### flow/config.mk
export PLATFORM = sky130hd
export DESIGN_NAME = uart_top
export DESIGN_NICKNAME = uart_top
export VERILOG_FILES = /design/flow/design.v
export SDC_FILE = /design/flow/constraint.sdc
export NUM_CORES = 4
export LEC_CHECK = 0
export ABC_AREA = 1
export CAP_MARGIN = 15
export CORE_MARGIN = 2
export CORE_UTILIZATION = 72
export CTS_CLUSTER_DIAMETER = 222
export CTS_CLUSTER_SIZE = 72
export GPL_ROUTABILITY_DRIVEN = 0
export SETUP_SLACK_MARGIN = 0.66
export SLEW_MARGIN = 40
### flow/constraint.sdc
create_clock -name core_clock -period 6.84 [get_ports {clk}]
set_input_delay 1.3680 -clock core_clock [delete_from_list [all_inputs] [get_ports {clk}]]
set_output_delay 1.3680 -clock core_clock [all_outputs]
set_load 0.01 [all_outputs]
### flow/design.v
`timescale 1ns / 1ps
module uart_rx(
               input               clk          ,		 
               input               rst_n        ,	
               input               din          ,
               output  reg [7:0]    dout         ,		
               output  reg         dout_vld     
               );
parameter    	   BPS	  =	217;	 
reg   [14:0]        cnt0         ;
wire                add_cnt0     ;
wire                end_cnt0     ;
reg   [ 3:0]        cnt1         ;
wire                add_cnt1     ;
wire                end_cnt1     ;
reg                 rx0          ;	
reg                 rx1          ;	
reg                 rx2          ;	
wire                rx_en        ;
reg                 flag_add     ;
always @ (posedge clk or negedge rst_n) begin
	if(!rst_n) begin
		rx0 <= 1'b1;
        rx1 <= 1'b1;
        rx2 <= 1'b1;
	end
	else begin
		rx0 <= din;
        rx1 <= rx0;
        rx2 <= rx1;
	end
end
assign rx_en = rx2 & ~rx1;	
always @(posedge clk or negedge rst_n)begin
    if(!rst_n)begin
        cnt0 <= 0;
    end
    else if(add_cnt0)begin
        if(end_cnt0)
            cnt0 <= 0;
        else
            cnt0 <= cnt0 + 1;
    end
end
assign add_cnt0 = flag_add;
assign end_cnt0 = add_cnt0 && cnt0==BPS-1 ;
always @(posedge clk or negedge rst_n)begin 
    if(!rst_n)begin
        cnt1 <= 0;
    end
    else if(add_cnt1)begin
        if(end_cnt1)
            cnt1 <= 0;
        else
            cnt1 <= cnt1 + 1;
    end
end
assign add_cnt1 = end_cnt0;
assign end_cnt1 = add_cnt1 && cnt1==9-1 ;  
always @ (posedge clk or negedge rst_n)begin
	if(!rst_n) begin
		flag_add <= 1'b0;
	end
	else if(rx_en) begin		
		flag_add <= 1'b1;	
	end
    else if(end_cnt1) begin		
		flag_add <= 1'b0;	
	end
end
always @ (posedge clk or negedge rst_n)begin
	if(!rst_n) begin
		dout <= 8'd0;
	end
	else if(add_cnt0 && cnt0==BPS/2-1 && cnt1!=0) begin		 
	    dout[cnt1-1]<= rx2 ;
	end
end
always @ (posedge clk or negedge rst_n)begin
	if(!rst_n) begin
		dout_vld <= 1'b0;
	end
    else if(end_cnt1) begin		
		dout_vld <= 1'b1;	
	end
	else begin	
        dout_vld <= 1'b0;			
	end
end
endmodule
`timescale 1ns / 1ps
module uart_tx(
                 input             clk    ,			
                 input             rst_n  ,		
                 input [7:0]       din    ,
                 input             din_vld,	  
                 output reg        rdy    ,   
                 output reg        dout   
             );
parameter         BPS    = 217;
reg   [7:0]       tx_data_tmp;	
reg               flag_add   ;
reg   [14:0]      cnt0       ;
wire              add_cnt0   ;
wire              end_cnt0   ;
reg   [ 3:0]      cnt1       ;
wire              add_cnt1   ;
wire              end_cnt1   ;
wire  [ 9:0]      data       ;
always  @(posedge clk or negedge rst_n)begin
    if(rst_n==1'b0)begin
        flag_add <= 0;
    end
    else if(flag_add==0 && din_vld)begin
        flag_add <= 1;
    end
    else if(end_cnt1)begin
        flag_add <= 0;
    end
end
always @(posedge clk or negedge rst_n)begin
    if(!rst_n)begin
        cnt0 <= 0;
    end
    else if(add_cnt0)begin
        if(end_cnt0)
            cnt0 <= 0;
        else
            cnt0 <= cnt0 + 1;
    end
end
assign add_cnt0 = flag_add;
assign end_cnt0 = add_cnt0 && cnt0==BPS-1 ;
always @(posedge clk or negedge rst_n)begin 
    if(!rst_n)begin
        cnt1 <= 0;
    end
    else if(add_cnt1)begin
        if(end_cnt1)
            cnt1 <= 0;
        else
            cnt1 <= cnt1 + 1;
    end
end
assign add_cnt1 = end_cnt0;
assign end_cnt1 = add_cnt1 && cnt1==10-1 ;
always @ (posedge clk or negedge rst_n) begin
	if(!rst_n) begin
		tx_data_tmp <=8'd0;
	end
	else if(flag_add==1'b0 && din_vld) begin	
		tx_data_tmp <= din;	
	end
end
always @ (posedge clk or negedge rst_n) begin
	if(!rst_n) begin
		dout <= 1'b1;
	end
	else if(add_cnt0 && cnt0==1-1)begin
        dout<= data[cnt1];
    end 
end
assign  data = {1'b1,tx_data_tmp,1'b0};  
always  @(*)begin
    if(din_vld || flag_add)
        rdy = 1'b0;
    else
        rdy = 1'b1;
end
endmodule
module  uart_top(
								input  clk,
								input  rst_n,
								input  din,
								input sw8,
								output  reg  [23:0] pic_out,
								output  reg [16:0] addr,
								output  reg wr_ram,
								output  tx,
								output  reg pic_done,    
								output  reg  pic_download,    
								output  reg [7:0] rgb_led
								);
	wire   dout_vld;
	wire  [7:0] dout;
	reg [3:0] code_p;
	reg  [4:0]  cnt;
	reg  [3:0]  state;
	wire  [3:0]  code;
	wire [7:0]  temp;
	reg [23:0] pic_reg;
	parameter  monitor=0;   
	parameter  second=1 ;
	parameter  third=2 ;
	parameter   fouth=3;
	parameter   fiveth=4;
	parameter   sixth=5;
	parameter   send=6;
	parameter   stop=7;
	assign temp=(dout>8'd57)?(dout-8'd87):(dout-8'd48);
	assign code=temp[3:0];
	always  @ (posedge clk or negedge rst_n)
	    begin
			if  (!rst_n)
			   begin
			      state<=monitor;
				  wr_ram<=1;
				  pic_out<=0;
				  addr<=0;
				  pic_done<=0;
				  end
			else
	case (state)
	monitor:	begin
				   if (dout_vld)
						begin
						    wr_ram<=1;	
							pic_reg[23:20]<=code;
							state<=second;
							code_p<=code;
						end
				 else
				          state<=monitor;
					end
	second:	begin
					if (dout_vld)
							begin
								pic_reg[19:16]<=code;
								state<=third;
								rgb_led<={code_p,code};
							end
					else
							state<=second;
					end
		third:		begin
					if (dout_vld)
						begin
							pic_reg[15:12]<=code;
							state<=fouth;
							code_p<=code;
						end
					else
						state<=third;
					end
		fouth:		begin
					if (dout_vld)
						begin
							pic_reg[11:8]<=code;
							state<=fiveth;
							rgb_led<={code_p,code};
						end
					else
						state<=fouth;
					end
		fiveth:		begin
					if (dout_vld)
						begin
							pic_reg[7:4]<=code;
							state<=sixth;
							code_p<=code;
						end
					else
						state<=fiveth;
					end
        sixth:		begin
					if (dout_vld)
						begin
							pic_reg[3:0]<=code;
							state<=send;
							rgb_led<={code_p,code};
						end
					else
						state<=sixth;
					end
		send: 	 begin
						wr_ram<=0;
						pic_out<=pic_reg;
						if (addr<479)
							begin
								addr<=addr+1;								
								pic_done<=0;
								state<=monitor;
							end
			         else if (addr==479)
					        begin								 
							     addr<=0;		
								 pic_done<=1;
								 state<=stop;								
							end	 
						end
		stop:  begin
					if  (sw8==1)
					    state<=monitor;
					else
						begin
						state<=stop;
						end
				  end
		     endcase
		end
		always  @ (posedge  clk or negedge rst_n)
		    begin
				if (!rst_n)
					cnt<=0;
				else if (state==send)
				    cnt<=cnt+1;
			    else 
					cnt<=cnt;
			end
		always  @ (posedge  clk or negedge rst_n)
			begin
				if (!rst_n)
					pic_download<=1;
		   else if (cnt>=15)
					pic_download<=0;
			else
					pic_download<=1;
			end
		uart_rx #(.BPS(16)) uart_rx(
								.clk(clk),
								.rst_n(rst_n),
								.din(din),
								.dout(dout),
								.dout_vld(dout_vld)
								);
	   uart_tx #(.BPS(16)) uart_tx(
                              .clk(clk)    ,			
                              .rst_n(rst_n)  ,		
							  .din_vld(dout_vld)    ,
							  .din(dout),
							  .dout(tx),
							  .rdy()
							); 
		endmodule 
### flow/run.sh
#!/bin/bash
# the make line also repeats each setting of config.mk as NAME=value (left out here)
make -C /OpenROAD-flow-scripts/flow DESIGN_CONFIG=/design/flow/config.mk WORK_HOME=/design/flow/orfs CLKGATE_MAP_FILE= finish
==> CHANGELOG.md, run 1 <==
### Implementation results

* Run status: no timing/DRC/antenna violations
* YS chip area at 7020 um2
* Worst path depth at 18
* Sinks on Clock Net at 154
* Portion of total power attributed to sequential cells at 42.9%
* Per-instance average area after synthesis at approximately 9.4 um2
* Cell area after layout at around 8200 um2
* Number of logged tool warnings at 36
* CTS H-tree lvls at 4
* Startpoint type of the worst setup path: flop
* CP Launch Point: uart_rx.cnt1[0]$_DFFE_PN0P_
* Total power after layout at 2340 uW
* Maximum root-to-sink buffer count at 2
* Worst endpoint required time at about 7300 ps
* Post-synthesis cell type count at 40
* Critical path capture point type: flop
* Post-Synth Adder-Cell Area at 3.92%
* Chip Width at 103 um
* Worst reg-to-reg setup slack at 3680 ps
* Most frequently used flop master after synthesis: sky130_fd_sc_hd__dfrtp_1
* Main area contributors after synthesis: sky130_fd_sc_hd__dfrtp_1 40%, sky130_fd_sc_hd__edfxtp_1 15%, sky130_fd_sc_hd__nand2_1 10%, sky130_fd_sc_hd__inv_1 4.9%, sky130_fd_sc_hd__ha_1 3.9%
* Post-Synthesis Cell Area at 7020 um2
* Late-Pin Clk Latency at between 500 and 600 ps
* MaxCap Viol Count at 0
* Sequential cell power at 1000 uW
* Hold bufs inserted after CTS at 0
* And+or+nand+nor area frac at 23.1%
* Via count of the first global-routing pass at 5066
* Worst Hold Path EP: uart_rx.rx1$_DFF_PN1_
* DRC violations left at 0
* Die area at 10600 um2
* Cell with the biggest individual delay on the critical path: sky130_fd_sc_hd__dfrtp_1
* Number of synthesis warnings at 3
* CTS tree: done
* Beginning of the worst hold path: uart_rx.rx0$_DFF_PN1_
* Post-synth top area cell: sky130_fd_sc_hd__dfrtp_1
* Cell seen most often among critical-path stages: sky130_fd_sc_hd__nand2_1
* Layout Area Growth over Synthesis at 17.3%
* Number of buffer and inverter instances along the worst setup path at 4
* Internal power summed over all cells at 1590 uW
* Reg2reg end: uart_rx.dout[1]$_DFFE_PN0P_
* Rows at 36
* Net switching power figure at 752 uW
* Placed inst area at 7670 um2
* Via count at 5230
* Clock-pin transition on the worst setup and hold timing paths at approximately 60 ps
* Instance count along the most critical hold path at 0
* Number of placed I/O pins at 57
* Wire length of the first global-routing pass at 23.0 mm
* Post-synth tally of flip-flops with integrated enable at 36
* Floorplan utilization at 73.1%
* Final hold viol count at 0
* Unrepaired setup endpoints after global routing: no
* Family with the most delay on the worst path: simple AND/OR/NAND/NOR gates
* Post-CTS resize count at 0
* Final worst hold slack at 358 ps
* Area share of and-or/or-and cells after synthesis at under 10%
* Maximum fanout along the worst path at 9
* Total of endpoints with negative setup slack in the final report at 0
* Final #Nets at 830
* Combinational-cell power consumption at 485 uW
* Worst setup path category: flop to flop
* Post-route fraction of the period consumed by the critical path at 46.2%
* Achievable Freq at roughly 320 MHz
* First-pass iteration count of the detailed router at 5
* Leakage power at slightly below 0.004 uW
* HP Class: flop to flop
* Floorplan core area at roughly 9600 um2
* Number of nets still failing antenna checks after routing at 0
* DR iter-0 viols at 288
* Sum of negative setup slack at 0 ps
* Top pwr grp: registers
* Multiplexer area fraction after synthesis at less than 1%
* Crit path largest cell delay at 490 ps
* Post-synth top cells: 190 x sky130_fd_sc_hd__nand2_1, 111 x sky130_fd_sc_hd__dfrtp_1, 92 x sky130_fd_sc_hd__inv_1, 62 x sky130_fd_sc_hd__nor2_1, 42 x sky130_fd_sc_hd__nand3_1
* Avg WL per Cell at roughly 15 um
* Xor and xnor fraction of the mapped netlist area at 3.00%
* Capture point of the worst path: uart_rx.dout[1]$_DFFE_PN0P_
* Fill cell total of the finished layout at 531
* Total Routing Usage GR at 28.4%
* Count leader, synth: sky130_fd_sc_hd__nand2_1
* Number of antenna violations at the first check in global routing at 0
* Worst vdd rail ir drop at between 200 and 250 uV
* CTS Buf Count at 17
* Quantity of I/O buffers inserted on ports at between 50 and 60
* Pin count of the biggest net entering global routing at between 70 and 80
* Library cell used as clock root buffer: sky130_fd_sc_hd__clkbuf_8
* Fraction of power spent switching nets at 32.1%
* Async set-or-reset flop fraction in the synthesized netlist at 76.6%
* Critical Path, Cell by Cell: inv_2 > ha_1 > inv_1 > nand2_2 > nand3_2 > a21oi_1 > inv_1 > ha_1 > inv_1 > nand2_1 > nor2_1 > nand2_1 > nor2_1 > nand3_1 > nor3_1 > nand2_1 > nand2_1 > nand2_1
* Post-synthesis instance total at 747
* Routed via count divided by cell count at 5.51
* Post-CTS Setup Bufs at 0
* Logic pwr share at 20.7%
* Layout Skew at 13.6 ps
* Number of max-slew violations in the final report at 0
* Final min period at 3160 ps
* Power Clock at 853 uW
* Worst Tran Pin Value at 707 ps
* Origin of the critical flop-to-flop path: uart_rx.cnt1[0]$_DFFE_PN0P_
* Fraction of power consumed by the clock network at 36.4%
* N_diodes at 0
* Syn Nets at 773
* Global route total overflow at 0
* Total power per unit cell area at 284 nW/um2
* HPWL reported at the end of detailed placement at 9.18 mm
* Data arrival time of the worst path at around 3600 ps
* Die height at 103 um
* Share of the synthesized area in the top cell type at 39.6%
* Rel. slew slack at 52.7%
* Number of storage elements in the synthesis netlist at 154
* Portion of the post-synthesis area used by sequential elements at 57.6%
* DRT Wirelength at 13.8 mm
* Dominant combinational family: simple AND/OR/NAND/NOR gates
* Yosys stat cell total at around 750
* Count of cells along the worst register-to-register path at 18
[metal layers]
layer  wire length [um]  global-route usage [%]
met5                  0                       0
met4                339                    12.5
met3                636                    6.37
met2               7300                    49.0
met1               5560                    34.6
[area by class of cell]
class,count,area [um2],area share [%]
Tap cell,133,166,2.02
Clock inverter,15,134,1.63
Inverter,99,372,4.51
Sequential cell,154,4040,49.1
Clock buffer,17,414,5.03
Timing Repair Buffer,57,569,6.91
Multi-Input combinational cell,475,2530,30.8
[stage by stage]
step                worst slack, ps  util [%]  instances
floorplan                      4270         -        747
global placement               3610      80.0        918
detailed placement             3540      80.0        918
CTS                            3720      85.7        950
global route                   3380      85.8        950
finish                         3680      85.8        950
==> run 2: changes to the inputs <==
CAP_MARGIN = 40   (was 15)
CTS_CLUSTER_DIAMETER = not set   (was 222)
CTS_CLUSTER_SIZE = 95   (was 72)
GPL_ROUTABILITY_DRIVEN = not set   (was 0)
PLACE_DENSITY = 0.42   (was not set)
SETUP_SLACK_MARGIN = 1.52   (was 0.66)
SLEW_MARGIN = 20   (was 40)
TNS_END_PERCENT = 20   (was not set)
clock period = 7.49 ns   (was 6.84 ns; I/O delays follow)
==> run 2 against run 1 <==
Against the previous run:
- count of clock-buffer cells in the layout up 1
- sequential share of layout area is 0.45 points lower
- final cell count increased by 0.42%
- worst setup slack gained 710 ps
- critical path depth fell by 17
- flip-flop count unchanged
- clock power is 3.9% lower
- utilization grew 0.77 points
- first-iteration DRC count is 43% higher
- largest power group unchanged
==> CHANGELOG.md, run 2 <==
### Implementation results

* Count leader, synth: sky130_fd_sc_hd__nand2_1
* Post-Synthesis Cell Area at 7020 um2 (unchanged)
* Worst-case setup slack after placement at 4110 ps (+573 ps)
* DRC violations left at 0 (unchanged)
* Final min period at 3100 ps
* Post-CTS Setup Bufs at 0 (unchanged)
* Syn Nets at 773 (unchanged)
* Dominant combinational family: simple AND/OR/NAND/NOR gates
* Critical Path, Cell by Cell: clkdlybuf4s50_1
* Xor and xnor fraction of the mapped netlist area at 3.00% (unchanged)
* Gate Area at 2530 um2 (-0.25%)
* Floorplan core area at 9590 um2 (unchanged)
* Count of cells along the worst register-to-register path at 18 (unchanged)
* Async set-or-reset flop fraction in the synthesized netlist at 76.6% (unchanged)
* HP Class: flop to flop
* Portion of total power attributed to sequential cells at 41.9% (-1.0 points)
* Pin count of the biggest net entering global routing at 51 (-28%)
* Fraction of power consumed by the clock network at 37.5% (+1.1 points)
* Post-route fraction of the period consumed by the critical path at 41.4% (-4.8 points)
* Sinks on Clock Net at 154 (unchanged)
* Main area contributors after synthesis: sky130_fd_sc_hd__dfrtp_1 40%, sky130_fd_sc_hd__edfxtp_1 15%, sky130_fd_sc_hd__nand2_1 10%, sky130_fd_sc_hd__inv_1 4.9%, sky130_fd_sc_hd__ha_1 3.9%
* Floorplan utilization at 73.1% (unchanged)
* Total of endpoints with negative setup slack in the final report at 0 (unchanged)
* Worst reg-to-reg setup slack at 4510 ps (+830 ps)
* Clock-pin transition on the worst setup and hold timing paths at 60 ps (about the same)
* CTS H-tree lvls at 4 (unchanged)
* Cell with the biggest individual delay on the critical path: sky130_fd_sc_hd__dfstp_2
* Reg2reg end: uart_rx.dout[1]$_DFFE_PN0P_
* Number of synthesis warnings at 3 (unchanged)
* Worst path depth at 1 (-17)
* Wire length of the first global-routing pass at 22.8 mm (-1.0%)
* Post-Synth Adder-Cell Area at 3.92% (unchanged)
* Final hold viol count at 0 (unchanged)
* Final #Nets at 834 (+0.48%)
* Number of nets still failing antenna checks after routing at 0 (unchanged)
* YS chip area at 7020 um2 (unchanged)
* Number of logged tool warnings at 36 (unchanged)
* Critical path capture point type: output pin
* Fraction of power spent switching nets at 31.4% (-0.76 points)
* Post-synthesis instance total at 747 (unchanged)
* Routed via count divided by cell count at 5.49 (-0.25%)
* N_diodes at 0 (unchanged)
* Hold bufs inserted after CTS at 0 (unchanged)
* Unrepaired setup endpoints after global routing: no
* Rows at 36 (unchanged)
* Post-synth top cells: 190 x sky130_fd_sc_hd__nand2_1, 111 x sky130_fd_sc_hd__dfrtp_1, 92 x sky130_fd_sc_hd__inv_1, 62 x sky130_fd_sc_hd__nor2_1, 42 x sky130_fd_sc_hd__nand3_1
* Sum of negative setup slack at 0 ps (unchanged)
* Sequential cell power at 917 uW (-8%)
* Post-CTS resize count at 0 (unchanged)
* Origin of the critical flop-to-flop path: uart_rx.cnt1[0]$_DFFE_PN0P_
* Portion of the post-synthesis area used by sequential elements at 57.6% (unchanged)
* Logic pwr share at 20.6% (about the same)
* Via count at 5239 (+0.17%)
* Beginning of the worst hold path: uart_rx.rx0$_DFF_PN1_
* Yosys stat cell total at 747 (unchanged)
* MaxCap Viol Count at 0 (unchanged)
* Worst Hold Path EP: uart_rx.rx1$_DFF_PN1_
* Chip Width at 103 um (unchanged)
* Total Routing Usage GR at 28.3% (-0.11 points)
* Maximum fanout along the worst path at 2 (-7)
* DRT Wirelength at 14.2 mm (+2.5%)
* Global route total overflow at 0 (unchanged)
* Maximum root-to-sink buffer count at 2 (unchanged)
* Die height at 103 um (unchanged)
* Final weighted congestion in routability-driven placement at 0.912
* Top pwr grp: registers
* Number of buffer and inverter instances along the worst setup path at 1 (-3)
* Register Area at 4040 um2 (about the same)
* Fill cell total of the finished layout at 498 (-6.2%)
* Worst Tran Pin Value at 792 ps (+85.5 ps)
* Capture point of the worst path: tx
* Post-synthesis cell type count at 40 (unchanged)
* Final worst hold slack at 357 ps (-0.779 ps)
* Data arrival time of the worst path at 1600 ps (-1980 ps)
* Post-synth tally of flip-flops with integrated enable at 36 (unchanged)
* Avg WL per Cell at 14.9 um (+2.0%)
* Instance count along the most critical hold path at 0 (unchanged)
* CTS tree: done
* DR iter-0 viols at 412 (+43%)
* Via count of the first global-routing pass at 5000 (-1.3%)
* Layout Skew at 7.55 ps (-6.06 ps)
* Share of the synthesized area in the top cell type at 39.6% (unchanged)
* Number of placed I/O pins at 57 (unchanged)
* Post-layout worst setup margin at 4390 ps (+712 ps)
* Number of antenna violations at the first check in global routing at 0 (unchanged)
* Post-synth top area cell: sky130_fd_sc_hd__dfrtp_1
* Worst setup path category: flop to output pin
* Number of storage elements in the synthesis netlist at 154 (unchanged)
* Multiplexer area fraction after synthesis at 0.321% (unchanged)
* Achievable Freq at roughly 320 MHz
* Worst vdd rail ir drop at 210 uV (-9.6%)
* Family with the most delay on the worst path: flip-flops
* HPWL reported at the end of detailed placement at 9.52 mm (+3.7%)
* Net switching power figure at 686 uW (-8.7%)
* First-pass iteration count of the detailed router at 5 (unchanged)
* Per-instance average area after synthesis at 9.39 um2 (unchanged)
* Die area at 10600 um2 (unchanged)
* Quantity of I/O buffers inserted on ports at 56 (unchanged)
* Combinational-cell power consumption at 451 uW (-7.0%)
* Run status: no timing/DRC/antenna violations
* Crit path largest cell delay at 540 ps (+50 ps)
* Startpoint type of the worst setup path: flop
* Internal power summed over all cells at 1500 uW (-5.5%)
* Late-Pin Clk Latency at 530 ps (about the same)
* Number of max-slew violations in the final report at 0 (unchanged)
* Area share of and-or/or-and cells after synthesis at 5.69% (unchanged)
* Power Clock at 820 uW (-3.9%)
* Worst endpoint required time at 5990 ps (-1260 ps)
* Most frequently used flop master after synthesis: sky130_fd_sc_hd__dfrtp_1
* Total power per unit cell area at 263 nW/um2 (-7.4%)
* Rel. slew slack at 46.9% (-5.8 points)
* And+or+nand+nor area frac at 23.1% (unchanged)
* Layout Area Growth over Synthesis at 18.4%
* Library cell used as clock root buffer: sky130_fd_sc_hd__clkbuf_8
* Leakage power at 0.00392 uW (+1.2%)
* CTS Buf Count at 17 (unchanged)
* CP Launch Point: uart_tx.dout$_DFFE_PN1P_
-- run 2: final cells by class --
cell class | count | share of cell area, %
flip-flops and latches | 154 | 48.7
multi-input cells | 475 | 30.4
inverters | 99 | 4.47
repair buffers | 61 | 7.52
clock inverters | 14 | 1.63
clock buffers | 18 | 5.29
well taps | 133 | 2.00
-- run 2: stage by stage --
step           total power, uW  cells  utilization (%)  area [um2]
5_1_grt                   2290    954             86.6        8310
4_1_cts                   2190    952             86.3        8280
3_5_place_dp              1370    920             80.3        7710
2_1_floorplan             1280    747                -        7020
3_3_place_gp              1340    918             80.0        7670
6_report                  2190    954             86.6        8310
-- run 2: layer usage --
layer / vias up / track usage (%) / share of wire [%]
met5: - / 0 / 0
met2: 165 / 49.4 / 53
met1: 2531 / 34.3 / 41
li1: 2514 / - / -
met4: 0 / 11.4 / 1.9
met3: 29 / 6.51 / 4.6
==> run 3: changes to the inputs <==
CAP_MARGIN = 20   (was 40)
CTS_CLUSTER_SIZE = not set   (was 95)
PLACE_DENSITY = not set   (was 0.42)
SETUP_SLACK_MARGIN = not set   (was 1.52)
TNS_END_PERCENT = not set   (was 20)
clock period = 9.74 ns   (was 7.49 ns; I/O delays follow)
==> run 3 against run 2 <==
Against the previous run:
- still clean
- power down 27%
- final cell count fell by 0.42%
- non-clock buffer count down 4
- register-to-register slack improved by 2200 ps
- largest cell class unchanged
==> CHANGELOG.md, run 3 <==
### Implementation results

* Run status: no timing/DRC/antenna violations
* Post-synthesis instance total at 747 (unchanged)
* Via count at 5152 (-1.7%)
* Via count of the first global-routing pass at 5132 (+2.6%)
* DR iter-0 viols at 298 (-28%)
* Worst reg-to-reg setup slack at 6700 ps (+2190 ps)
* Family with the most delay on the worst path: flip-flops
* Worst endpoint required time at 7790 ps (+1800 ps)
* Critical Path, Cell by Cell: clkdlybuf4s50_1
* Combinational-cell power consumption at 342 uW (-24%)
* Post-route fraction of the period consumed by the critical path at 36.4% (-5.0 points)
* Chip Width at 103 um (unchanged)
* Total power after layout at 1610 uW (-27%)
* Capture point of the worst path: wr_ram
* Number of buffer and inverter instances along the worst setup path at 1 (unchanged)
* Number of logged tool warnings at 36 (unchanged)
* Clock-pin transition on the worst setup and hold timing paths at 60 ps (about the same)
* Routed via count divided by cell count at 5.42 (-1.2%)
* Fraction of power consumed by the clock network at 34.8% (-2.7 points)
* Crit path largest cell delay at 540 ps (about the same)
* Syn Nets at 773 (unchanged)
* Die area at 10600 um2 (unchanged)
* Sum of negative setup slack at 0 ps (unchanged)
* Avg WL per Cell at 14.8 um (-0.59%)
* Post-synth top cells: 190 x sky130_fd_sc_hd__nand2_1, 111 x sky130_fd_sc_hd__dfrtp_1, 92 x sky130_fd_sc_hd__inv_1, 62 x sky130_fd_sc_hd__nor2_1, 42 x sky130_fd_sc_hd__nand3_1
* Maximum root-to-sink buffer count at 2 (unchanged)
* Origin of the critical flop-to-flop path: uart_rx.cnt1[0]$_DFFE_PN0P_
* Instance count along the most critical hold path at 0 (unchanged)
* Post-CTS resize count at 0 (unchanged)
* Worst setup path category: flop to output pin
* Fraction of power spent switching nets at 31.4% (about the same)
* And+or+nand+nor area frac at 23.1% (unchanged)
* Post-synth tally of flip-flops with integrated enable at 36 (unchanged)
* Number of antenna violations at the first check in global routing at 0 (unchanged)
* Die height at 103 um (unchanged)
* Internal power summed over all cells at 1100 uW (-27%)
* Layout Skew at 11.3 ps (+3.76 ps)
* N_diodes at 0 (unchanged)
* Power Clock at 560 uW (-32%)
* Logic pwr share at 21.3% (+0.7 points)
* Number of storage elements in the synthesis netlist at 154 (unchanged)
* Total of endpoints with negative setup slack in the final report at 0 (unchanged)
* Wire length of the first global-routing pass at 23.1 mm (+1.4%)
* Post-synth top area cell: sky130_fd_sc_hd__dfrtp_1
* Beginning of the worst hold path: uart_rx.rx0$_DFF_PN1_
* HP Class: flop to flop
* Most frequently used flop master after synthesis: sky130_fd_sc_hd__dfrtp_1
* Main area contributors after synthesis: sky130_fd_sc_hd__dfrtp_1 40%, sky130_fd_sc_hd__edfxtp_1 15%, sky130_fd_sc_hd__nand2_1 10%, sky130_fd_sc_hd__inv_1 4.9%, sky130_fd_sc_hd__ha_1 3.9%
* Rows at 36 (unchanged)
* Worst Tran Pin Value at 988 ps (+195 ps)
* Floorplan core area at 9590 um2 (unchanged)
* Rel. slew slack at 33.5% (-13 points)
* Portion of total power attributed to sequential cells at 43.9% (+2.0 points)
* DRT Wirelength at 14.0 mm (-1.0%)
* Floorplan utilization at 73.1% (unchanged)
* Per-instance average area after synthesis at 9.39 um2 (unchanged)
* Post-Synthesis Cell Area at 7020 um2 (unchanged)
* Number of placed I/O pins at 57 (unchanged)
* YS chip area at 7020 um2 (unchanged)
* CTS H-tree lvls at 4 (unchanged)
* DRC violations left at 0 (unchanged)
* Quantity of I/O buffers inserted on ports at 56 (unchanged)
* Pin count of the biggest net entering global routing at 63 (+24%)
* Late-Pin Clk Latency at 530 ps (about the same)
* Worst Hold Path EP: uart_rx.rx1$_DFF_PN1_
* Worst path depth at 1 (unchanged)
* Dominant combinational family: simple AND/OR/NAND/NOR gates
* Area share of and-or/or-and cells after synthesis at 5.69% (unchanged)
* CTS tree: done
* CP Launch Point: wr_ram$_DFFE_PN1P_
* Total Routing Usage GR at 28.8% (+0.42 points)
* Post-Synth Adder-Cell Area at 3.92% (unchanged)
* Worst vdd rail ir drop at 188 uV (-10%)
* Maximum fanout along the worst path at 2 (unchanged)
* Final weighted congestion in routability-driven placement at 0.869 (-4.7%)
* Multiplexer area fraction after synthesis at 0.321% (unchanged)
* Number of nets still failing antenna checks after routing at 0 (unchanged)
* Share of the synthesized area in the top cell type at 39.6% (unchanged)
* Count of cells along the worst register-to-register path at 18 (unchanged)
* Final min period at 3540 ps
* Top pwr grp: registers
* Async set-or-reset flop fraction in the synthesized netlist at 76.6% (unchanged)
* Reg2reg end: uart_rx.dout[5]$_DFFE_PN0P_
* Number of max-slew violations in the final report at 0 (unchanged)
* Net switching power figure at 504 uW (-27%)
* HPWL reported at the end of detailed placement at 9.20 mm (-3.4%)
* Library cell used as clock root buffer: sky130_fd_sc_hd__clkbuf_8
* Count leader, synth: sky130_fd_sc_hd__nand2_1
* Total power per unit cell area at 197 nW/um2 (-25%)
* First-pass iteration count of the detailed router at 4 (-1)
* Post-CTS Setup Bufs at 0 (unchanged)
* CTS Buf Count at 17 (unchanged)
* Sinks on Clock Net at 154 (unchanged)
* Cell with the biggest individual delay on the critical path: sky130_fd_sc_hd__dfstp_2
* Sequential cell power at 705 uW (-23%)
* Global route total overflow at 0 (unchanged)
* Unrepaired setup endpoints after global routing: no
* Post-synthesis cell type count at 40 (unchanged)
* Critical path capture point type: output pin
* Achievable Freq at 282 MHz
* Portion of the post-synthesis area used by sequential elements at 57.6% (unchanged)
* MaxCap Viol Count at 0 (unchanged)
* Data arrival time of the worst path at 1590 ps (about the same)
* Startpoint type of the worst setup path: flop
* Leakage power at 0.00386 uW (-1.7%)
* Hold bufs inserted after CTS at 0 (unchanged)
* Yosys stat cell total at 747 (unchanged)
* Number of synthesis warnings at 3 (unchanged)
* Final hold viol count at 0 (unchanged)
* Layout Area Growth over Synthesis at 16.5%
* Final #Nets at 830 (-0.48%)
* Xor and xnor fraction of the mapped netlist area at 3.00% (unchanged)
run 3: layout make-up:
cell class | instances | area [um2]
flip-flops and latches | 154 | 4040
multi-input cells | 475 | 2530
fillers | 539 | 1420
repair buffers | 57 | 566
clock buffers | 19 | 422
inverters | 99 | 372
well taps | 133 | 166
clock inverters | 13 | 81.3
run 3: per-layer routing:
metal	share of wire (%)	vias to the layer above	track usage, %
met4	3.1	0	12.4
met1	41	2472	34.1
met3	3.4	41	6.31
li1	-	2515	-
met5	0	-	0
met2	53	124	50.6
run 3: stage by stage:
| step | instance area, um2 | cells | utilization [%] | hold slack (ps) | setup WS (ps) |
|---|---|---|---|---|---|
| after global placement | 7670 | 918 | 80.0 | 347 | 5840 |
| after floorplan | 7020 | 747 | - | 345 | 6780 |
| after detailed placement | 7670 | 918 | 80.0 | 348 | 5740 |
| final | 8180 | 950 | 85.2 | 356 | 6200 |
| after global routing | 8180 | 950 | 85.2 | 359 | 6040 |
| after CTS | 8180 | 950 | 85.2 | 357 | 6190 |
==> run 4: changes to the inputs <==
CELL_PAD_IN_SITES_GLOBAL_PLACEMENT = 1   (was not set)
CORE_ASPECT_RATIO = 1.28   (was not set)
CORE_UTILIZATION = 32   (was 72)
GPL_ROUTABILITY_DRIVEN = 1   (was not set)
MAX_ROUTING_LAYER = met5   (was not set)
SLEW_MARGIN = 25   (was 20)
TNS_END_PERCENT = 75   (was not set)
clock period = 10.0 ns   (was 9.74 ns; I/O delays follow)
==> run 4 against run 3 <==
Against the previous run:
- still clean on timing, DRC and antenna
- wire length shrank 2.1%
- power grew 2.4%
- register-to-register slack gained 380 ps
- combinational power shrank 5%
- final cell count grew 16%
- die size grew 120%
- clock power grew 13%
- count of clock-buffer cells in the layout shrank 2
- worst setup slack gained 310 ps
- sequential power shrank 3%
- non-clock buffer count is the same
- cell area grew 3.5%
- largest cell class unchanged
==> CHANGELOG.md, run 4 <==
### Implementation results

* Run status: no timing/DRC/antenna violations
* Fraction of power spent switching nets at 32.7% (+1.3 points)
* Via count of the first global-routing pass at 4950 (-3.5%)
* CTS Buf Count at 17 (unchanged)
* Number of max-slew violations in the final report at 0 (unchanged)
* Origin of the critical flop-to-flop path: uart_rx.cnt1[0]$_DFFE_PN0P_
* Final min period at 3490 ps
* Beginning of the worst hold path: uart_rx.rx0$_DFF_PN1_
* Die height at 172 um (+67%)
* Number of synthesis warnings at 3 (unchanged)
* Power Clock at 634 uW (+13%)
* Wire length of the first global-routing pass at 23.4 mm (+1.3%)
* Total of endpoints with negative setup slack in the final report at 0 (unchanged)
* Critical path capture point type: output pin
* Floorplan utilization at 32.5% (-41 points)
* Critical Path, Cell by Cell: clkdlybuf4s50_1
* Portion of the post-synthesis area used by sequential elements at 57.6% (unchanged)
* Die area at 23100 um2 (+120%)
* Per-instance average area after synthesis at 9.39 um2 (unchanged)
* Main area contributors after synthesis: sky130_fd_sc_hd__dfrtp_1 40%, sky130_fd_sc_hd__edfxtp_1 15%, sky130_fd_sc_hd__nand2_1 10%, sky130_fd_sc_hd__inv_1 4.9%, sky130_fd_sc_hd__ha_1 3.9%
* CTS H-tree lvls at 4 (unchanged)
* Post-synth top cells: 190 x sky130_fd_sc_hd__nand2_1, 111 x sky130_fd_sc_hd__dfrtp_1, 92 x sky130_fd_sc_hd__inv_1, 62 x sky130_fd_sc_hd__nor2_1, 42 x sky130_fd_sc_hd__nand3_1
* Capture point of the worst path: wr_ram
* Top pwr grp: registers
* Most frequently used flop master after synthesis: sky130_fd_sc_hd__dfrtp_1
* HPWL reported at the end of detailed placement at 10.1 mm (+10%)
* Worst reg-to-reg setup slack at 7080 ps (+380 ps)
* Number of nets still failing antenna checks after routing at 0 (unchanged)
* Hold bufs inserted after CTS at 0 (unchanged)
* Number of cells after detailed placement at 1068 (+16%)
* Quantity of I/O buffers inserted on ports at 56 (unchanged)
* Share of the synthesized area in the top cell type at 39.6% (unchanged)
* Net switching power figure at 538 uW (+6.6%)
* Syn Nets at 773 (unchanged)
* Late-Pin Clk Latency at 420 ps (-110 ps)
* Combinational-cell power consumption at 324 uW (-5%)
* Post-route fraction of the period consumed by the critical path at 34.9% (-1.5 points)
* Layout Skew at 11.6 ps (+0.266 ps)
* Post-synthesis instance total at 747 (unchanged)
* Maximum root-to-sink buffer count at 2 (unchanged)
* Worst setup path category: flop to output pin
* Xor and xnor fraction of the mapped netlist area at 3.00% (unchanged)
* Post-Synthesis Cell Area at 7020 um2 (unchanged)
* Dominant combinational family: simple AND/OR/NAND/NOR gates
* Avg WL per Cell at 12.5 um (-15%)
* Sum of negative setup slack at 0 ps (unchanged)
* Via count at 4907 (-4.8%)
* Post-synthesis cell type count at 40 (unchanged)
* Number of logged tool warnings at 34 (-5.6%)
* And+or+nand+nor area frac at 23.1% (unchanged)
* Internal power summed over all cells at 1110 uW (+0.43%)
* Routed via count divided by cell count at 4.46 (-18%)
* Post-CTS Setup Bufs at 0 (unchanged)
* CP Launch Point: wr_ram$_DFFE_PN1P_
* Fill cell total of the finished layout at 2167 (+300%)
* Yosys stat cell total at 747 (unchanged)
* Final #Nets at 830 (unchanged)
* Post-synth tally of flip-flops with integrated enable at 36 (unchanged)
* Sinks on Clock Net at 154 (unchanged)
* Layout Area Growth over Synthesis at 20.6%
* Instance count along the most critical hold path at 0 (unchanged)
* Final weighted congestion in routability-driven placement at 0.764 (-12%)
* Rel. slew slack at 37.5% (+4.0 points)
* Chip Width at 135 um (+31%)
* Number of buffer and inverter instances along the worst setup path at 1 (unchanged)
* Achievable Freq at 286 MHz
* Area share of and-or/or-and cells after synthesis at 5.69% (unchanged)
* Clock-pin transition on the worst setup and hold timing paths at 70 ps (about the same)
* Total power per unit cell area at 194 nW/um2 (-1.1%)
* Number of storage elements in the synthesis netlist at 154 (unchanged)
* Async set-or-reset flop fraction in the synthesized netlist at 76.6% (unchanged)
* Library cell used as clock root buffer: sky130_fd_sc_hd__clkbuf_16
* Final std cells w/o fill at 1100 (+16%)
* Global route total overflow at 0 (unchanged)
* Reg2reg end: uart_rx.dout[1]$_DFFE_PN0P_
* Post-synth top area cell: sky130_fd_sc_hd__dfrtp_1
* CTS tree: done
* Floorplan core area at 21600 um2 (+130%)
* DRT Wirelength at 13.7 mm (-2.1%)
* Portion of total power attributed to sequential cells at 41.7% (-2.2 points)
* Worst vdd rail ir drop at 115 uV (-39%)
* Number of placed I/O pins at 57 (unchanged)
* Leakage power at 0.00387 uW (+0.32%)
* Post-Synth Adder-Cell Area at 3.92% (unchanged)
* Fraction of power consumed by the clock network at 38.6% (+3.8 points)
* Worst Tran Pin Value at 938 ps (-49.5 ps)
* Count leader, synth: sky130_fd_sc_hd__nand2_1
* Worst endpoint required time at 8000 ps (+210 ps)
* Multiplexer area fraction after synthesis at 0.321% (unchanged)
* YS chip area at 7020 um2 (unchanged)
* MaxCap Viol Count at 0 (unchanged)
* DRC violations left at 0 (unchanged)
* Startpoint type of the worst setup path: flop
* Rows at 61 (+69%)
* Count of cells along the worst register-to-register path at 18 (unchanged)
* N_diodes at 0 (unchanged)
* Post-CTS resize count at 0 (unchanged)
* Cell with the biggest individual delay on the critical path: sky130_fd_sc_hd__dfstp_2
* Crit path largest cell delay at 540 ps (about the same)
* Sequential cell power at 687 uW (-3%)
* Family with the most delay on the worst path: flip-flops
* HP Class: flop to flop
* Logic pwr share at 19.7% (-1.6 points)
* Unrepaired setup endpoints after global routing: no
* First-pass iteration count of the detailed router at 5 (+1)
* Final hold viol count at 0 (unchanged)
* Maximum fanout along the worst path at 2 (unchanged)
* Worst path depth at 1 (unchanged)
* Pin count of the biggest net entering global routing at 74 (+17%)
* Total Routing Usage GR at 12.7% (-16 points)
* Worst Hold Path EP: uart_rx.rx1$_DFF_PN1_
* DR iter-0 viols at 248 (-17%)
* Data arrival time of the worst path at 1490 ps (-100 ps)
* Number of antenna violations at the first check in global routing at 0 (unchanged)
-- run 4: layout make-up --
class	count	area [um2]	area share, %
timing repair buffer	57	569	6.73
multi-input combinational	475	2530	29.9
clock buffer	17	425	5.03
tap	283	354	4.19
clock inverter	15	170	2.01
sequential	154	4040	47.8
inverter	99	372	4.39
-- run 4: per-stage QoR --
| step | hold slack (ps) | total power [uW] | worst slack (ps) | utilization, % | area, um2 |
|---|---|---|---|---|---|
| floorplan | 345 | 956 | 6990 | - | 7020 |
| global placement | 348 | 1020 | 6110 | 36.4 | 7860 |
| detailed placement | 351 | 1030 | 6030 | 36.4 | 7860 |
| CTS | 362 | 1670 | 6480 | 39.2 | 8460 |
| global route | 362 | 1750 | 6350 | 39.2 | 8460 |
| finish | 359 | 1650 | 6510 | 39.2 | 8460 |
-- run 4: layer usage --
metal,share of wire [%],routed length (um),global-route usage [%]
met1,44,6040,14.5
met2,53,7230,23.4
met3,2.7,366,3.27
met4,0.71,97,3.71
met5,0,0,0
==> run 5: changes to the inputs <==
ABC_AREA = not set   (was 1)
CAP_MARGIN = 30   (was 20)
CELL_PAD_IN_SITES_GLOBAL_PLACEMENT = not set   (was 1)
CORE_ASPECT_RATIO = 0.5   (was 1.28)
CORE_MARGIN = 4   (was 2)
CORE_UTILIZATION = 61   (was 32)
CTS_CLUSTER_DIAMETER = 260   (was not set)
CTS_CLUSTER_SIZE = 98   (was not set)
GPL_ROUTABILITY_DRIVEN = 0   (was 1)
GPL_TIMING_DRIVEN = 1   (was not set)
MAX_ROUTING_LAYER = not set   (was met5)
PLACE_DENSITY = 0.38   (was not set)
SLEW_MARGIN = 20   (was 25)
TNS_END_PERCENT = 20   (was 75)
clock period = 3.42 ns   (was 10.0 ns; I/O delays follow)
==> run 5 against run 4 <==
Against the previous run:
- power rose to 2.8 times the previous value
- non-clock buffer count rose by 6
- worst setup slack got worse by 6400 ps
- area after synthesis fell by 5.1%
- sequential power rose to 2.9 times the previous value
- worst hold slack got worse by 210 ps
- critical path depth rose by 9
- clock skew rose by 3.5 ps
- flip-flop count did not move
- global-route usage rose by 8.2 points
- critical path type is now flop to flop
- critical endpoint is now uart_rx.dout[3]$_DFFE_PN0P_
==> CHANGELOG.md, run 5 <==
### Implementation results

* Quantity of I/O buffers inserted on ports at 56 (unchanged)
* Worst path depth at 10 (+9)
* Leakage power at 0.00358 uW (-7.4%)
* DRT Wirelength at 12.4 mm (-10%)
* First-pass iteration count of the detailed router at 6 (+1)
* CTS H-tree lvls at 4 (unchanged)
* Routed via count divided by cell count at 5.68 (+27%)
* Total of endpoints with negative setup slack in the final report at 0 (unchanged)
* CTS Buf Count at 17 (unchanged)
* CTS tree: done
* Number of logged tool warnings at 37 (+8.8%)
* Async set-or-reset flop fraction in the synthesized netlist at 76.6% (unchanged)
* Pin count of the biggest net entering global routing at 72 (-2.7%)
* Total power per unit cell area at 583 nW/um2 (+200%)
* Count of cells along the worst register-to-register path at 10 (-8)
* Chip Width at 156 um (+15%)
* DR iter-0 viols at 188 (-24%)
* Top pwr grp: registers
* Data arrival time of the worst path at 3640 ps (+2150 ps)
* Number of nets still failing antenna checks after routing at 0 (unchanged)
* Portion of the post-synthesis area used by sequential elements at 60.7% (+3.1 points)
* Post-synth top area cell: sky130_fd_sc_hd__dfrtp_1
* DRC violations left at 0 (unchanged)
* Most frequently used flop master after synthesis: sky130_fd_sc_hd__dfrtp_1
* Main area contributors after synthesis: sky130_fd_sc_hd__dfrtp_1 42%, sky130_fd_sc_hd__edfxtp_1 16%, sky130_fd_sc_hd__mux2_2 7.3%, sky130_fd_sc_hd__ha_1 4.1%, sky130_fd_sc_hd__dfstp_2 2.8%
* Logic pwr share at 18.4% (-1.3 points)
* Number of antenna violations at the first check in global routing at 0 (unchanged)
* Number of buffer and inverter instances along the worst setup path at 1 (unchanged)
* Multiplexer area fraction after synthesis at 8.70% (+8.4 points)
* Highest routed metal layer: met4
* Number of placed I/O pins at 57 (unchanged)
* Post-CTS Setup Bufs at 0 (unchanged)
* Wire length on met2 at 5.93 mm (-18%)
* Cell area after layout at 7980 um2 (-5.7%)
* Xor and xnor fraction of the mapped netlist area at 4.98% (+2.0 points)
* Final hold viol count at 0 (unchanged)
* Post-route fraction of the period consumed by the critical path at 97.6% (+63 points)
* Internal power summed over all cells at 3240 uW (+190%)
* Worst setup path category: flop to flop
* Die area at 12700 um2 (-45%)
* Power Clock at 1800 uW (+180%)
* Post-Synthesis Cell Area at 6660 um2 (-5.1%)
* Floorplan core area at 10400 um2 (-52%)
* Reg2reg end: uart_rx.dout[3]$_DFFE_PN0P_
* MaxCap Viol Count at 0 (unchanged)
* Number of max-slew violations in the final report at 0 (unchanged)
* Worst endpoint required time at 3720 ps (-4280 ps)
* Worst vdd rail ir drop at 395 uV (+240%)
* Worst reg-to-reg setup slack at 80 ps (-7000 ps)
* Routed length on met1 at 5.77 mm (-4.6%)
* Rel. slew slack at 35.7% (-1.8 points)
* Maximum fanout along the worst path at 7 (+5)
* Layout Skew at 15.0 ps (+3.46 ps)
* Achievable Freq at ~300 MHz
* Critical Path, Cell by Cell: inv_2 > ha_4 > xor2_2 > or3_1 > ha_1 > or4b_4 > nor4_4 > nand3_2 > nor4_2 > mux2_1
* Capture point of the worst path: uart_rx.dout[3]$_DFFE_PN0P_
* YS chip area at 6660 um2 (-5.1%)
* Post-synth top cells: 111 x sky130_fd_sc_hd__dfrtp_1, 43 x sky130_fd_sc_hd__mux2_2, 42 x sky130_fd_sc_hd__nand2_1, 36 x sky130_fd_sc_hd__edfxtp_1, 27 x sky130_fd_sc_hd__nor2_1
* Share of the synthesized area in the top cell type at 41.7% (+2.1 points)
* Area share of and-or/or-and cells after synthesis at 5.24% (-0.44 points)
* Cell with the biggest individual delay on the critical path: sky130_fd_sc_hd__or4b_4
* CP Launch Point: uart_rx.cnt1[0]$_DFFE_PN0P_
* Layout Area Growth over Synthesis at 19.8%
* Combinational-cell power consumption at 856 uW (+160%)
* Rows at 26 (-57%)
* Fraction of power consumed by the clock network at 38.7% (about the same)
* Run status: no timing/DRC/antenna violations
* Syn Nets at 554 (-28%)
* Net switching power figure at 1410 uW (+160%)
* Late-Pin Clk Latency at 420 ps (about the same)
* Total Routing Usage GR at 20.9% (+8.2 points)
* Startpoint type of the worst setup path: flop
* Post-synth tally of flip-flops with integrated enable at 36 (unchanged)
* Unrepaired setup endpoints after global routing: yes
* Count leader, synth: sky130_fd_sc_hd__dfrtp_1
* Final #Nets at 614 (-26%)
* N_diodes at 0 (unchanged)
* HPWL reported at the end of detailed placement at 8.32 mm (-18%)
* Floorplan utilization at 63.9% (+31 points)
* Portion of total power attributed to sequential cells at 42.9% (+1.2 points)
* Wire length of the first global-routing pass at 20.6 mm (-12%)
* Yosys stat cell total at 528 (-29%)
* Placed inst area at 7350 um2 (-6.5%)
* Avg WL per Cell at 16.7 um (+33%)
* Sinks on Clock Net at 154 (unchanged)
* Maximum root-to-sink buffer count at 2 (unchanged)
* Die height at 81.9 um (-52%)
* Via count of the first global-routing pass at 4127 (-17%)
* Final worst hold slack at 146 ps (-214 ps)
* Crit path largest cell delay at 550 ps (about the same)
* Detailed route wirelength on metal3 at 532 um (+45%)
* And+or+nand+nor area frac at 13.6% (-9.5 points)
* Number of storage elements in the synthesis netlist at 154 (unchanged)
* Sequential cell power at 1990 uW (+190%)
* Via count at 4207 (-14%)
* Global route total overflow at 0 (unchanged)
* Post-Synth Adder-Cell Area at 4.14% (+0.21 points)
* Dominant combinational family: simple AND/OR/NAND/NOR gates
* Family with the most delay on the worst path: simple AND/OR/NAND/NOR gates
* Number of synthesis warnings at 3 (unchanged)
* Clock-pin transition on the worst setup and hold timing paths at 70 ps (about the same)
* Per-instance average area after synthesis at 12.6 um2 (+34%)
* Origin of the critical flop-to-flop path: uart_rx.cnt1[0]$_DFFE_PN0P_
* Fraction of power spent switching nets at 30.3% (-2.4 points)
* Post-synthesis cell type count at 56 (+40%)
* Post-synthesis instance total at 528 (-29%)
* Library cell used as clock root buffer: sky130_fd_sc_hd__clkbuf_16
* Final min period at 3340 ps
* Worst Tran Pin Value at 958 ps (+19.7 ps)
* HP Class: input port to async pin
* Critical path capture point type: flop
[run 5: repair_timing]
item | CTS | global route
resized | 1 | 9
pin swaps | 0 | 2
hold buffers | 0 | 0
endpoints found under the setup margin | 1 | 7
[run 5: metal layers]
metal	track usage, %	up-vias
met2	34.6	86
li1	-	2015
met3	5.68	15
met1	27.8	2091
met5	0	-
met4	5.76	0
[run 5: cell type report]
cell class                      instances  area (um2)
Clock inverter                         15         150
Multi-Input combinational cell        331        2490
Timing Repair Buffer                   63         611
Fill cell                             675        2430
Sequential cell                       154        4040
Clock buffer                           17         425
Inverter                               21        78.8
Tap cell                              140         175
[run 5: through the flow]
stage / setup slack (ps) / setup TNS [ps] / std cells / total power, uW / utilization [%]
4_1_cts: 17.1 / 0 / 741 / 4610 / 76.2
3_5_place_dp: -19.4 / -19.4 / 709 / 2810 / 70.6
5_1_grt: -92.1 / -250 / 741 / 4880 / 76.6
6_report: 83.2 / 0 / 741 / 4650 / 76.6
2_1_floorplan: 64.4 / 0 / 528 / 2610 / -
3_3_place_gp: 100 / 0 / 709 / 2770 / 70.6
==> run 6: changes to the inputs <==
ABC_AREA = 0   (was not set)
CAP_MARGIN = 20   (was 30)
CELL_PAD_IN_SITES_DETAIL_PLACEMENT = 2   (was not set)
CELL_PAD_IN_SITES_GLOBAL_PLACEMENT = 3   (was not set)
CORE_ASPECT_RATIO = not set   (was 0.5)
CORE_MARGIN = 2   (was 4)
CORE_UTILIZATION = 67   (was 61)
CTS_CLUSTER_DIAMETER = not set   (was 260)
CTS_CLUSTER_SIZE = not set   (was 98)
HOLD_SLACK_MARGIN = 0.04   (was not set)
PLACE_DENSITY = not set   (was 0.38)
PLACE_DENSITY_LB_ADDON = 0.23   (was not set)
SETUP_SLACK_MARGIN = 0.4   (was not set)
TNS_END_PERCENT = not set   (was 20)
clock period = 2.75 ns   (was 3.42 ns; I/O delays follow)
==> run 6 against run 5 <==
Against the previous run:
- the flow now stops in global placement without I/O (3_1_place_gp_skip_io)
- area after synthesis unchanged
- synthesized cell count unchanged
- die size decreased by 16%
==> CHANGELOG.md, run 6 <==
## Flow update

* Post-synth tally of flip-flops with integrated enable at 36 (unchanged)
* Rows at 36 (+38%)
* Die area at 10700 um2 (-16%)
* Chip Width at 104 um (-33%)
* Post-Synth Adder-Cell Area at 4.14% (unchanged)
* Dominant combinational family: simple AND/OR/NAND/NOR gates
* And+or+nand+nor area frac at 13.6% (unchanged)
* Syn Nets at 554 (unchanged)
* Async set-or-reset flop fraction in the synthesized netlist at 76.6% (unchanged)
* Count leader, synth: sky130_fd_sc_hd__dfrtp_1
* Xor and xnor fraction of the mapped netlist area at 4.98% (unchanged)
* Post-synth top cells: 111 x sky130_fd_sc_hd__dfrtp_1, 43 x sky130_fd_sc_hd__mux2_2, 42 x sky130_fd_sc_hd__nand2_1, 36 x sky130_fd_sc_hd__edfxtp_1, 27 x sky130_fd_sc_hd__nor2_1
* Portion of the post-synthesis area used by sequential elements at 60.7% (unchanged)
* Most frequently used flop master after synthesis: sky130_fd_sc_hd__dfrtp_1
* Floorplan core area at 9730 um2 (-6.5%)
* Failed at: global placement without I/O (3_1_place_gp_skip_io)
* Number of synthesis warnings at 3 (unchanged)
* Number of storage elements in the synthesis netlist at 154 (unchanged)
* Per-instance average area after synthesis at 12.6 um2 (unchanged)
* Main area contributors after synthesis: sky130_fd_sc_hd__dfrtp_1 42%, sky130_fd_sc_hd__edfxtp_1 16%, sky130_fd_sc_hd__mux2_2 7.3%, sky130_fd_sc_hd__ha_1 4.1%, sky130_fd_sc_hd__dfstp_2 2.8%
* Share of the synthesized area in the top cell type at 41.7% (unchanged)
* YS chip area at 6660 um2 (unchanged)
* Post-Synthesis Cell Area at 6660 um2 (unchanged)
* Run status: stopped before the end
* Post-synthesis cell type count at 56 (unchanged)
* Floorplan utilization at 68.4% (+4.5 points)
* Post-synth top area cell: sky130_fd_sc_hd__dfrtp_1
* Die height at 104 um (+27%)
* Error that stopped the run: [ERROR FLW-0024] Place density exceeds 1.0 (current PLACE_DENSITY_LB_ADDON =  0.23). Please check if the value of  PLACE_DENSITY_LB_ADDON is between 0 and 0.99.
* Post-synthesis instance total at 528 (unchanged)
* Yosys stat cell total at 528 (unchanged)
* Multiplexer area fraction after synthesis at 8.70% (unchanged)
* Area share of and-or/or-and cells after synthesis at 5.24% (unchanged)
==> run 7: changes to the inputs <==
ABC_AREA = not set   (was 0)
CELL_PAD_IN_SITES_DETAIL_PLACEMENT = not set   (was 2)
CELL_PAD_IN_SITES_GLOBAL_PLACEMENT = not set   (was 3)
CORE_UTILIZATION = 64   (was 67)
GPL_ROUTABILITY_DRIVEN = not set   (was 0)
GPL_TIMING_DRIVEN = not set   (was 1)
HOLD_SLACK_MARGIN = not set   (was 0.04)
PLACE_DENSITY_LB_ADDON = not set   (was 0.23)
SETUP_SLACK_MARGIN = not set   (was 0.4)
clock period = 3.8 ns   (was 2.75 ns; I/O delays follow)
==> run 7 against run 6 <==
Against the previous run:
- the run now finishes clean
- synthesized cell count stayed put
- die size up 4.5%
- area after synthesis unchanged
==> CHANGELOG.md, run 7 <==
### Implementation results

* Wire length of the first global-routing pass at 20.9 mm
* CP Launch Point: uart_rx.cnt1[1]$_DFFE_PN0P_
* Sum of negative setup slack at 0 ps
* Origin of the critical flop-to-flop path: uart_rx.cnt1[1]$_DFFE_PN0P_
* Fill cell total of the finished layout at 646
* DRC violations left at 0
* Sinks on Clock Net at 154
* Worst path depth at 9
* Cell with the biggest individual delay on the critical path: sky130_fd_sc_hd__or4b_4
* Rows at 37 (+2.8%)
* Async set-or-reset flop fraction in the synthesized netlist at 76.6% (unchanged)
* Maximum root-to-sink buffer count at 2
* Achievable Freq at roughly 290 MHz
* Dominant combinational family: simple AND/OR/NAND/NOR gates
* DRT Wirelength at 12.1 mm
* Final min period at 3400 ps
* Number of nets still failing antenna checks after routing at 0
* Worst reg-to-reg setup slack at 400 ps
* Number of buffer and inverter instances along the worst setup path at 1
* Main area contributors after synthesis: sky130_fd_sc_hd__dfrtp_1 42%, sky130_fd_sc_hd__edfxtp_1 16%, sky130_fd_sc_hd__mux2_2 7.3%, sky130_fd_sc_hd__ha_1 4.1%, sky130_fd_sc_hd__dfstp_2 2.8%
* Unrepaired setup endpoints after global routing: no
* Reg2reg end: uart_rx.dout[7]$_DFFE_PN0P_
* Final worst hold slack at 133 ps
* Worst vdd rail ir drop at 381 uV
* Multiplexer area fraction after synthesis at 8.70% (unchanged)
* Data arrival time of the worst path at 3790 ps
* Number of antenna violations at the first check in global routing at 0
* N_diodes at 0
* Most frequently used flop master after synthesis: sky130_fd_sc_hd__dfrtp_1
* Post-synthesis cell type count at 56 (unchanged)
* Share of the synthesized area in the top cell type at 41.7% (unchanged)
* Critical Path, Cell by Cell: inv_1 > ha_1 > or3b_2 > ha_1 > or4b_4 > nor4_4 > nand3_2 > nor4_1 > mux2_1
* Count leader, synth: sky130_fd_sc_hd__dfrtp_1
* Run status: no timing/DRC/antenna violations
* Post-Synth Adder-Cell Area at 4.14% (unchanged)
* Die height at 106 um (+2.2%)
* Yosys stat cell total at 528 (unchanged)
* Post-synthesis instance total at 528 (unchanged)
* Leakage power at about 0.0036 uW
* Floorplan utilization at 65.1% (-3.4 points)
* Combinational-cell power consumption at 706 uW
* Portion of total power attributed to sequential cells at 43.5%
* Portion of the post-synthesis area used by sequential elements at 60.7% (unchanged)
* Syn Nets at 554 (unchanged)
* Layout Skew at 8.78 ps
* First-pass iteration count of the detailed router at 4
* Final #Nets at 612
* Number of placed I/O pins at 57
* Fraction of power consumed by the clock network at between 30% and 40%
* Family with the most delay on the worst path: simple AND/OR/NAND/NOR gates
* Crit path largest cell delay at 560 ps
* Avg WL per Cell at 16.4 um
* Post-synth top area cell: sky130_fd_sc_hd__dfrtp_1
* Post-synth top cells: 111 x sky130_fd_sc_hd__dfrtp_1, 43 x sky130_fd_sc_hd__mux2_2, 42 x sky130_fd_sc_hd__nand2_1, 36 x sky130_fd_sc_hd__edfxtp_1, 27 x sky130_fd_sc_hd__nor2_1
* Library cell used as clock root buffer: sky130_fd_sc_hd__clkbuf_8
* Number of synthesis warnings at 3 (unchanged)
* Floorplan core area at 10200 um2 (+5.2%)
* Rel. slew slack at 47.5%
* MaxCap Viol Count at 0
* Worst setup path category: flop to flop
* Logic pwr share at 17.1%
* Internal power summed over all cells at 2980 uW
* Net switching power figure at 1160 uW
* CTS H-tree lvls at 4
* HP Class: input port to async pin
* CTS tree: done
* Late-Pin Clk Latency at 510 ps
* CTS Buf Count at 17
* Xor and xnor fraction of the mapped netlist area at 4.98% (unchanged)
* HPWL reported at the end of detailed placement at 8.13 mm
* Post-CTS Setup Bufs at 0
* Critical path capture point type: flop
* Count of cells along the worst register-to-register path at 9
* Per-instance average area after synthesis at 12.6 um2 (unchanged)
* Top pwr grp: registers
* Pin count of the biggest net entering global routing at 59
* Area share of and-or/or-and cells after synthesis at 5.24% (unchanged)
* Layout Area Growth over Synthesis at 18.8%
* YS chip area at 6660 um2 (unchanged)
* Hold bufs inserted after CTS at 0
* Total Routing Usage GR at 23.9%
* Post-Synthesis Cell Area at 6660 um2 (unchanged)
* Worst Tran Pin Value at 782 ps
* Number of logged tool warnings at 36
* Post-synth tally of flip-flops with integrated enable at 36 (unchanged)
* Final hold viol count at 0
* Sequential cell power at 1800 uW
* Routed via count divided by cell count at roughly 5.7
* Post-CTS resize count at 0
* Number of max-slew violations in the final report at 0
* Final weighted congestion in routability-driven placement at 0.825
* And+or+nand+nor area frac at 13.6% (unchanged)
* Worst endpoint required time at 4200 ps
* DR iter-0 viols at approximately 220
* Chip Width at 106 um (+2.2%)
* Capture point of the worst path: uart_rx.dout[7]$_DFFE_PN0P_
* Startpoint type of the worst setup path: flop
* Via count at 4192
* Global route total overflow at 0
* Number of storage elements in the synthesis netlist at 154 (unchanged)
* Total of endpoints with negative setup slack in the final report at 0
* Total power per unit cell area at 523 nW/um2
* Post-route fraction of the period consumed by the critical path at around nine tenths
* Fraction of power spent switching nets at 28.0%
* Cell seen most often among critical-path stages: sky130_fd_sc_hd__ha_1
* Clock-pin transition on the worst setup and hold timing paths at 60 ps
* Power Clock at between 1500 and 2000 uW
* Via count of the first global-routing pass at 4231
* Quantity of I/O buffers inserted on ports at 56
* Die area at 11200 um2 (+4.5%)
* Maximum fanout along the worst path at 6
-- run 7: final cells by class --
cell class | count | area, um2 | share of cell area, %
clock buffers | 20 | 445 | 5.63
clock inverters | 12 | 134 | 1.69
inverters | 21 | 78.8 | 0.997
multi-input cells | 331 | 2440 | 30.9
flip-flops and latches | 154 | 4040 | 51.1
well taps | 136 | 170 | 2.15
repair buffers | 61 | 596 | 7.53
-- run 7: per-layer routing --
layer	GRT usage [%]	routed length, um	vias up	part of all wire [%]
met1	31.2	5320	2100	44
met5	0	0	-	0
met2	39.6	6220	73	52
li1	-	-	2010	-
met4	8.55	128	0	1.1
met3	5.70	384	9	3.2
-- run 7: metrics by stage --
step                      worst slack, ps  instances  utilization (%)  total power (uW)  cell area (um2)
after floorplan                       444        528                -              2350             6660
after detailed placement              398        703             71.6              2530             7330
after global routing                  130        735             77.3              4340             7910
after global placement                455        703             71.6              2480             7330
final                                 401        735             77.3              4140             7910
after CTS                             384        735             77.3              4170             7910
==> run 8: changes to the inputs <==
CAP_MARGIN = 0   (was 20)
CELL_PAD_IN_SITES_DETAIL_PLACEMENT = 0   (was not set)
CELL_PAD_IN_SITES_GLOBAL_PLACEMENT = 3   (was not set)
CORE_MARGIN = 4   (was 2)
CORE_UTILIZATION = 61   (was 64)
CTS_CLUSTER_DIAMETER = 253   (was not set)
CTS_CLUSTER_SIZE = 86   (was not set)
GPL_ROUTABILITY_DRIVEN = 1   (was not set)
GPL_TIMING_DRIVEN = 1   (was not set)
HOLD_SLACK_MARGIN = 0.02   (was not set)
MAX_ROUTING_LAYER = met4   (was not set)
PLACE_DENSITY_LB_ADDON = 0.07   (was not set)
SETUP_SLACK_MARGIN = -0.3   (was not set)
TNS_END_PERCENT = 85   (was not set)
clock period = 3.42 ns   (was 3.8 ns; I/O delays follow)
==> run 8 against run 7 <==
Against the previous run:
- the flow now stops in global placement without I/O (3_1_place_gp_skip_io)
- die size up 13%
- area after synthesis stayed put
- synthesized cell count unchanged
==> CHANGELOG.md, run 8 <==
## Flow update

* Share of the synthesized area in the top cell type at 41.7% (unchanged)
* Die area at 12600 um2 (+13%)
* Floorplan core area at 10500 um2 (+2.3%)
* Count leader, synth: sky130_fd_sc_hd__dfrtp_1
* Post-synth top cells: 111 x sky130_fd_sc_hd__dfrtp_1, 43 x sky130_fd_sc_hd__mux2_2, 42 x sky130_fd_sc_hd__nand2_1, 36 x sky130_fd_sc_hd__edfxtp_1, 27 x sky130_fd_sc_hd__nor2_1
* Most frequently used flop master after synthesis: sky130_fd_sc_hd__dfrtp_1
* Syn Nets at 554 (unchanged)
* Rows at 37 (unchanged)
* Post-synth top area cell: sky130_fd_sc_hd__dfrtp_1
* Area share of and-or/or-and cells after synthesis at 5.24% (unchanged)
* Die height at 112 um (+6.1%)
* Main area contributors after synthesis: sky130_fd_sc_hd__dfrtp_1 42%, sky130_fd_sc_hd__edfxtp_1 16%, sky130_fd_sc_hd__mux2_2 7.3%, sky130_fd_sc_hd__ha_1 4.1%, sky130_fd_sc_hd__dfstp_2 2.8%
* Per-instance average area after synthesis at 12.6 um2 (unchanged)
* Post-synth tally of flip-flops with integrated enable at 36 (unchanged)
* Post-Synth Adder-Cell Area at 4.14% (unchanged)
* Portion of the post-synthesis area used by sequential elements at 60.7% (unchanged)
* Multiplexer area fraction after synthesis at 8.70% (unchanged)
* Floorplan utilization at 63.6% (-1.4 points)
* YS chip area at 6660 um2 (unchanged)
* Run status: stopped before the end
* And+or+nand+nor area frac at 13.6% (unchanged)
* Failed at: global placement without I/O (3_1_place_gp_skip_io)
* Dominant combinational family: simple AND/OR/NAND/NOR gates
* Chip Width at 112 um (+6.1%)
* Yosys stat cell total at 528 (unchanged)
* Number of storage elements in the synthesis netlist at 154 (unchanged)
* Xor and xnor fraction of the mapped netlist area at 4.98% (unchanged)
* Post-synthesis instance total at 528 (unchanged)
* Post-synthesis cell type count at 56 (unchanged)
* Error that stopped the run: [ERROR FLW-0024] Place density exceeds 1.0 (current PLACE_DENSITY_LB_ADDON =  0.07). Please check if the value of  PLACE_DENSITY_LB_ADDON is between 0 and 0.99.
* Post-Synthesis Cell Area at 6660 um2 (unchanged)
* Number of synthesis warnings at 3 (unchanged)
* Async set-or-reset flop fraction in the synthesized netlist at 76.6% (unchanged)
Power is estimated from default activity; no workload was simulated.
